// shuzizhong
module shuzizhong(
    input wire clk1,         
    input wire reset,        
    input wire ah1,          
    input wire am1,          
    input wire alarm1,       
    input wire en,           
    input wire naozhong,     
    output wire [0:6] shi,       
    output wire [0:6] ge,        
    output wire [0:6] min_shi,   
    output wire [0:6] min_ge,    
    output wire [0:6] sec_shi,   
    output wire [0:6] sec_ge,    
    output wire daodian,     
    output wire audio        
);
Size: ~2300 cells after synthesis, about 160 flip-flops, about 51 I/O pins, roughly 15000 um^2 of cells after synthesis.
export LEC_CHECK = 0
export ABC_AREA = 1
export CAP_MARGIN = 30
export CELL_PAD_IN_SITES_DETAIL_PLACEMENT = 0
export CORE_MARGIN = 2
export CORE_UTILIZATION = 70
export CTS_CLUSTER_DIAMETER = 231
export CTS_CLUSTER_SIZE = 15
export HOLD_SLACK_MARGIN = 0.03
export MAX_ROUTING_LAYER = met5
export SETUP_SLACK_MARGIN = -0.45
export SLEW_MARGIN = 20
create_clock -name core_clock -period 10.7 [get_ports {clk1}]
run.sh (not shown) runs the stock make flow with config.mk's settings and CLKGATE_MAP_FILE=.
The first run reached the layout checks and failed them: setup timing.
Change:
Settings changed: CTS_CLUSTER_DIAMETER 231 to unset, CTS_CLUSTER_SIZE 15 to unset, MAX_ROUTING_LAYER met5 to met4, PLACE_DENSITY set to 0.64, SETUP_SLACK_MARGIN -0.45 to unset.
Clock period 10.7 ns to 11.8 ns, I/O delays scaled along.
The new run finished but failed the layout checks on setup timing.
Routed wire length is higher by 0.52%.
Non-clock buffer count is lower by 63.
Global-route usage is lower by 0.70 points.
Die size is unchanged.
Change:
Settings changed: ABC_AREA 1 to unset, CAP_MARGIN 30 to 20, CELL_PAD_IN_SITES_DETAIL_PLACEMENT 0 to unset, CORE_UTILIZATION 70 to 57, HOLD_SLACK_MARGIN 0.03 to unset, MAX_ROUTING_LAYER met4 to unset, PLACE_DENSITY 0.64 to unset.
Clock period 11.8 ns to 12.7 ns, I/O delays scaled along.
Result: The new run produced a layout that fails on setup timing. Clock power decreases by a few percent. Utilization drops by 11 points. Register-to-register slack got worse by 1.3 ns. Final area goes up by a few percent. Hold slack degrades by 0.017 ns.
Change:
Settings changed: ABC_AREA set to 1, CORE_UTILIZATION 57 to 70, CTS_CLUSTER_DIAMETER set to 196.
Clock period 12.7 ns to 10.7 ns, I/O delays scaled along.
Outcome: The new run produced a layout that fails on setup timing. Global-route usage rose by 9.2 points. Via count rose by about 20%. Non-clock buffer count fell by 66. Wire length rose by about 30%. Clock-buffer cell count fell by 1.

* * *

Starting RTL as in the previous note.
clock: 25.0 ns
lec_check: 0
cap_margin: 10
cell_pad_in_sites_global_placement: 2
core_aspect_ratio: 0.52
core_margin: 2
core_utilization: 17
gpl_timing_driven: 0
min_routing_layer: met1
slew_margin: 20
The starting point completed with no timing, DRC or antenna violations.
Next try:
Settings changed: CAP_MARGIN 10 to 20, CELL_PAD_IN_SITES_GLOBAL_PLACEMENT 2 to not set, CORE_ASPECT_RATIO 0.52 to not set, CORE_UTILIZATION 17 to 70, CTS_CLUSTER_DIAMETER set to 378, CTS_CLUSTER_SIZE set to 100, GPL_TIMING_DRIVEN 0 to not set, HOLD_SLACK_MARGIN set to -0.08, MIN_ROUTING_LAYER met1 to not set, TNS_END_PERCENT set to 20.
The new run produced a clean layout.
Synthesized area does not change.
Combinational power goes down by about 6%.
Setup slack improved by 2.5 ns.
Count of clock-buffer cells in the layout goes down by 2.
Maximum frequency goes up by 13%.
Total power goes down by 0.56%.
Wire length goes down by 25%.
Via count goes down by 0.69%.
Register-to-register slack improved by 2.5 ns.
Cell count goes down by 30%.
Next try:
Settings changed: CAP_MARGIN 20 to 10, CELL_PAD_IN_SITES_DETAIL_PLACEMENT set to 1, CELL_PAD_IN_SITES_GLOBAL_PLACEMENT set to 3, CORE_ASPECT_RATIO set to 0.67, CORE_UTILIZATION 70 to 17, CTS_CLUSTER_DIAMETER 378 to not set, CTS_CLUSTER_SIZE 100 to not set, GPL_ROUTABILITY_DRIVEN set to 0, GPL_TIMING_DRIVEN set to 1, HOLD_SLACK_MARGIN -0.08 to not set, MIN_ROUTING_LAYER set to met1, TNS_END_PERCENT 20 to not set.
What happened: First-iteration DRC count came out lower by about a fifth. Area after synthesis stays the same. Maximum frequency came out lower by a few percent. Wire length came out higher by well over a third. Total power came out higher slightly. Design area came out higher by a few percent. Register-to-register slack degrades by 0.67 ns.
Next try:
Settings changed: SLEW_MARGIN 20 to 40.
Clock period 25.0 ns to 12.0 ns, I/O delays scaled along.
Effect:
- With this change the flow produced a layout that fails on setup timing
- utilization came out higher by 4.1 points
- routed wire length came out higher by 9.9%
- power came out higher by about 100%
- die size is unchanged
- clock skew hardly moves
- global-route usage came out higher by 0.93 points
- critical path depth came out higher by 4
- final area came out higher by 21%
- via count came out higher by about 10%
Next try:
Settings changed: CAP_MARGIN 10 to 20, CELL_PAD_IN_SITES_DETAIL_PLACEMENT 1 to not set, CELL_PAD_IN_SITES_GLOBAL_PLACEMENT 3 to not set, CORE_ASPECT_RATIO 0.67 to not set, CORE_UTILIZATION 17 to 40, GPL_ROUTABILITY_DRIVEN 0 to not set, GPL_TIMING_DRIVEN 1 to not set, MIN_ROUTING_LAYER met1 to not set, SLEW_MARGIN 40 to 20.
Clock period 12.0 ns to 25.0 ns, I/O delays scaled along.
After rerunning: The changed run passed the timing, design-rule and antenna checks; critical path depth fell by 4; total power falls by 53%; setup slack is better by 8.2 ns.
Next try:
Settings changed: CORE_UTILIZATION 40 to 25, CTS_CLUSTER_DIAMETER set to 378, CTS_CLUSTER_SIZE set to 100, HOLD_SLACK_MARGIN set to -0.08.
The changed run passed the timing, design-rule and antenna checks.
Cell count grows by about 13%.
Power grows by about 1.1%.
Sequential power hardly moves.
Power is estimated from default activity; no workload was simulated.
